==> inputs of pepper <==
Design cpu, start of the top module:
module cpu(clk,reset,s,load,in,out,N,V,Z,w);
  input clk, reset, s, load;
  input [15:0] in;
  output [15:0] out;
  output N, V, Z, w;
  wire [15:0] instruction_out;
  wire loada,loadb,loads,loadc,write,asel,bsel;
  wire [2:0] status;
  wire [1:0] op, ALUop, shift, vsel;
  wire [2:0] opcode, readnum, writenum, nsel;  
  wire [15:0] sximm5, sximm8; 
  wire [15:0] mdata = 16'b0;
  wire [7:0] PC = 8'b0;
  vDFFE #(16) instruct_reg(clk, load , in, instruction_out);  
  instruct_decoder decoder(   .instruction_out(instruction_out),
			        .nsel(nsel),
				.opcode(opcode),
				.op(op),
				.ALUop(ALUop),
				.sximm5(sximm5),
				.sximm8(sximm8),
				.shift(shift),
				.readnum(readnum),
				.writenum(writenum)
  );
  FSM state_machine(    .clk(clk),
			.reset(reset),
			.s(s),
			.w(w),
			.opcode(opcode),
			.op(op),
			.nsel(nsel),
			.loada(loada),
			.loadb(loadb),
			.loadc(loadc),
			.loads(loads),
			.vsel(vsel),
			.write(write),
			.asel(asel),
			.bsel(bsel)
  );
  datapath DP(          .clk(clk),
			.readnum(readnum),
  ...
export LEC_CHECK = 0
export ABC_AREA = 0
export CAP_MARGIN = 30
export CORE_ASPECT_RATIO = 1.14
export CORE_MARGIN = 7
export CORE_UTILIZATION = 71
export CTS_CLUSTER_DIAMETER = 220
export CTS_CLUSTER_SIZE = 17
export GPL_TIMING_DRIVEN = 0
export PLACE_DENSITY = 0.56
export SLEW_MARGIN = 20
create_clock -name core_clock -period 3.91 [get_ports {clk}]
run.sh (not shown) runs the stock make flow with config.mk's settings and CLKGATE_MAP_FILE=.
==> willow (differences from pepper) <==
Settings changed: ABC_AREA 0 to 1, CAP_MARGIN 30 to 20, CELL_PAD_IN_SITES_DETAIL_PLACEMENT from default to 1, CELL_PAD_IN_SITES_GLOBAL_PLACEMENT from default to 3, CORE_ASPECT_RATIO 1.14 to 1.05, CORE_MARGIN 7 to 6, CORE_UTILIZATION 71 to 64, CTS_CLUSTER_DIAMETER 220 to 42, CTS_CLUSTER_SIZE 17 to 57, GPL_ROUTABILITY_DRIVEN from default to 0, GPL_TIMING_DRIVEN 0 to default, HOLD_SLACK_MARGIN from default to 0.26, MAX_ROUTING_LAYER from default to met5, PLACE_DENSITY 0.56 to default, TNS_END_PERCENT from default to 20.
==> flow/constraint.sdc (replaced) <==
create_clock -name core_clock -period 3.92 [get_ports {clk}]
set_input_delay 0.7840 -clock core_clock [delete_from_list [all_inputs] [get_ports {clk}]]
set_output_delay 0.7840 -clock core_clock [all_outputs]
set_load 0.01 [all_outputs]
==> juniper (differences from pepper) <==
Settings changed: ABC_AREA 0 to 1, CAP_MARGIN 30 to 20, CORE_ASPECT_RATIO 1.14 to default, CORE_MARGIN 7 to 2, CORE_UTILIZATION 71 to 70, CTS_CLUSTER_DIAMETER 220 to default, CTS_CLUSTER_SIZE 17 to 30, GPL_TIMING_DRIVEN 0 to default, HOLD_SLACK_MARGIN from default to 0.3, PLACE_DENSITY 0.56 to default.
==> flow/constraint.sdc (replaced) <==
create_clock -name core_clock -period 3.24 [get_ports {clk}]
set_input_delay 0.6480 -clock core_clock [delete_from_list [all_inputs] [get_ports {clk}]]
set_output_delay 0.6480 -clock core_clock [all_outputs]
set_load 0.01 [all_outputs]
==> qor summary <==
metric	juniper	willow	pepper
Status	failed layout checks	did not finish	failed layout checks
Last stage reached	-	3_1_place_gp_skip_io	-
Layout check failures	setup timing	-	setup timing
Share of total power in combinational logic	14.4%	-	16.2%
Avg Vias per Cell	6.22	-	7.09
Cell area power density	490 mW/mm^2	-	399 mW/mm^2
Initial antenna violation count	0	-	1
Maximum number of pins on one net before global-route repair	25	-	19
Post-place setup slack	-0.626 ns	-	-0.890 ns
Count of placed standard cells including taps	1,297	-	1,116
Proportion of cell area occupied by multi-input gates	30.6%	-	34.2%
Die x size	125 um	136 um	126 um
Final Hold Violation Tally	0	-	0
Max-slew violations	0	-	0
Fraction of standard cell area that is sequential	47.6%	-	49.9%
Final instance area	0.0128 sq mm	-	0.0123 sq mm
Total standard cell area after synthesis	0.0103 sq mm	0.0103 sq mm	0.0102 sq mm
Routed wire per std cell	21.7 um	-	26.9 um
Peak fanout along the critical path	9	-	6
Inserted Clock Buffers	22	-	16
Sequential group share of total power	47.7%	-	50.9%
Worst r2r dst	DP.status_block.out[2]$_DFFE_PP_	-	DP.status_block.out[2]$_DFFE_PP_
Switching Power	1600 uW	-	1320 uW
Met1 Track Usage GR	45.8%	-	36.1%
Sum of routed wire length over all layers	29.6 mm	-	32.2 mm
Gr busiest metal	met2	-	met2
Mux area share	0%	0%	1.42%
Number of cells in the finished layout apart from fillers	1,362	-	1,194
Power is estimated from default activity; no workload was simulated.
